==> inputs of run D <==
==> flow/design.v (excerpt) <==
module iir_variable_filter
#(
    parameter DATA_IN_WIDTH  = 16,
    parameter DATA_OUT_WIDTH = 32,
    parameter TAP_WIDTH      = 16,
    parameter FF_TAP_COUNT   = 4,
    parameter FB_TAP_COUNT   = 3,
    parameter NUM_LP_FILTERS = 20
)
(
    input  wire                               clk,
    input  wire                               reset_n,
    input  wire        [8:0]                  filter_index,
    input  wire signed [DATA_IN_WIDTH-1:0]    data_in,
    output wire signed [DATA_OUT_WIDTH-1:0]   data_out
);
    wire [FF_TAP_COUNT*TAP_WIDTH-1:0] B_flat;
    wire [FB_TAP_COUNT*TAP_WIDTH-1:0] A_flat;
    coeff_selector #(
        .TAP_WIDTH(TAP_WIDTH),
        .FF_TAP_COUNT(FF_TAP_COUNT),
        .FB_TAP_COUNT(FB_TAP_COUNT),
        .NUM_LP_FILTERS(NUM_LP_FILTERS)
    ) coeff_sel (
        .filter_index(filter_index),
        .B_flat(B_flat),
        .A_flat(A_flat)
    );
    iir_filter #(
        .DATA_IN_WIDTH(DATA_IN_WIDTH),
        .DATA_OUT_WIDTH(DATA_OUT_WIDTH),
        .TAP_WIDTH(TAP_WIDTH),
        .FF_TAP_COUNT(FF_TAP_COUNT),
        .FB_TAP_COUNT(FB_TAP_COUNT)
    ) IIR (
        .clk(clk),
        .reset_n(reset_n),
        .data_in(data_in),
        .data_out(data_out),
        .B_flat(B_flat),
        .A_flat(A_flat)
    );
endmodule
Settings: LEC_CHECK=0, CAP_MARGIN=10, CORE_MARGIN=2, CORE_UTILIZATION=72, CTS_CLUSTER_DIAMETER=356, PLACE_DENSITY_LB_ADDON=0.01, SETUP_SLACK_MARGIN=2.67, SLEW_MARGIN=20; clock period 9.15 ns.
run.sh (not shown) runs the stock make flow with config.mk's settings and CLKGATE_MAP_FILE=.
==> inputs of run A, as changes to run D <==
- CAP_MARGIN: 10 -> 20
- CORE_UTILIZATION: 72 -> 40
- CTS_CLUSTER_DIAMETER: 356 -> unset
- PLACE_DENSITY_LB_ADDON: 0.01 -> unset
- SETUP_SLACK_MARGIN: 2.67 -> unset
==> flow/constraint.sdc (replaced) <==
create_clock -name core_clock -period 15.0 [get_ports {clk}]
set_input_delay 3.0000 -clock core_clock [delete_from_list [all_inputs] [get_ports {clk}]]
set_output_delay 3.0000 -clock core_clock [all_outputs]
set_load 0.01 [all_outputs]
==> summary of the runs <==
Against run A, the worst setup slack of run D is worse by 3900 ps. Of run A and run D, run D has the higher wire length (gap about 7.5%, measured against run D). Between run D and run A, the lower critical path depth is in run A (gap 3). Between run A and run D, the lower cell area is in run A (gap 5.7%, measured against run D). Area after synthesis is the same in run A and run D. In run A the worst hold slack is lower than in run D, by 170 ps. Run D reached the layout checks and failed them: negative setup slack. Run A finished clean.

---

==> job 4276: inputs <==
Starting RTL as in the previous note.
// iir_variable_filter
module iir_variable_filter
#(
    parameter DATA_IN_WIDTH  = 16,
    parameter DATA_OUT_WIDTH = 32,
    parameter TAP_WIDTH      = 16,
    parameter FF_TAP_COUNT   = 4,
    parameter FB_TAP_COUNT   = 3,
    parameter NUM_LP_FILTERS = 20
)
(
    input  wire                               clk,
    input  wire                               reset_n,
    input  wire        [8:0]                  filter_index,
    input  wire signed [DATA_IN_WIDTH-1:0]    data_in,
    output wire signed [DATA_OUT_WIDTH-1:0]   data_out
);
    wire [FF_TAP_COUNT*TAP_WIDTH-1:0] B_flat;
    wire [FB_TAP_COUNT*TAP_WIDTH-1:0] A_flat;
    coeff_selector #(
        .TAP_WIDTH(TAP_WIDTH),
        .FF_TAP_COUNT(FF_TAP_COUNT),
        .FB_TAP_COUNT(FB_TAP_COUNT),
        .NUM_LP_FILTERS(NUM_LP_FILTERS)
    ) coeff_sel (
        .filter_index(filter_index),
        .B_flat(B_flat),
        .A_flat(A_flat)
    );
    iir_filter #(
        .DATA_IN_WIDTH(DATA_IN_WIDTH),
        .DATA_OUT_WIDTH(DATA_OUT_WIDTH),
        .TAP_WIDTH(TAP_WIDTH),
        .FF_TAP_COUNT(FF_TAP_COUNT),
        .FB_TAP_COUNT(FB_TAP_COUNT)
    ) IIR (
        .clk(clk),
        .reset_n(reset_n),
        .data_in(data_in),
        .data_out(data_out),
        .B_flat(B_flat),
        .A_flat(A_flat)
    );
endmodule
clock: 10.6 ns
lec_check: 0
cap_margin: 20
core_aspect_ratio: 0.85
core_margin: 6
core_utilization: 72
cts_cluster_diameter: 36
cts_cluster_size: 37
gpl_timing_driven: 1
hold_slack_margin: 0.24
max_routing_layer: met4
min_routing_layer: met1
place_density: 0.64
setup_slack_margin: 2.12
slew_margin: 5
tns_end_percent: 25
==> job 8546: changes against job 4276 <==
CORE_ASPECT_RATIO = not set   (was 0.85)
CORE_MARGIN = 2   (was 6)
CORE_UTILIZATION = 64   (was 72)
CTS_CLUSTER_DIAMETER = not set   (was 36)
CTS_CLUSTER_SIZE = not set   (was 37)
GPL_TIMING_DRIVEN = not set   (was 1)
HOLD_SLACK_MARGIN = not set   (was 0.24)
MAX_ROUTING_LAYER = not set   (was met4)
MIN_ROUTING_LAYER = not set   (was met1)
PLACE_DENSITY = not set   (was 0.64)
SETUP_SLACK_MARGIN = not set   (was 2.12)
SLEW_MARGIN = 20   (was 5)
TNS_END_PERCENT = not set   (was 25)
==> flow/constraint.sdc (replaced) <==
create_clock -name core_clock -period 4.77 [get_ports {clk}]
set_input_delay 0.9540 -clock core_clock [delete_from_list [all_inputs] [get_ports {clk}]]
set_output_delay 0.9540 -clock core_clock [all_outputs]
set_load 0.01 [all_outputs]
==> results.cfg <==
; flow metrics
[floorplanning]
nWellTaps = 1375
core_um2 = 102000

[drt]
via_per_inst = 5.82
insertedDiodeCount = 7

[worst_hold_path]
min_path_type = flip-flop to flip-flop

[placement]
placed_area_um2 = 81800
place_ws_ps = -3690

[final_layout]
comb_area_share_pct = 74.5
layout.nonclk_buf_share_pct = 8.59
layout.nets = 11100
fillerInstances = 6097

[outcome]
outcome = finished with violations
violations = negative setup slack

[setup_path]
r2r-start = IIR.x_delay[0][7]

[timing]
setup_violations = 19
final.min_clock_period_ps = 12900
setup_ws_ps = -2300

[cts]
cts_resized = 119

[global_routing]
grt_max_degree = 57
[end of results for job 4276]
==> results.cfg <==
; flow metrics
[drt]
via_per_inst = 5.52

[timing]
setup_violations = 19
setup_ws_ps = -6980
final.min_clock_period_ps = 11750

[floorplanning]
nWellTaps = 1524

[final_layout]
layout.nonclk_buf_share_pct = 11.8
fillerInstances = 8392

[worst_hold_path]
min_path_type = primary input to async pin

[global_routing]
grt_max_degree = 59

[placement]
placed_area_um2 = 84700

[setup_path]
r2r-start = IIR.x_delay[0][15]

[outcome]
violations = negative setup slack
outcome = finished with violations

[cts]
cts_resized = 156
[end of results for job 8546]
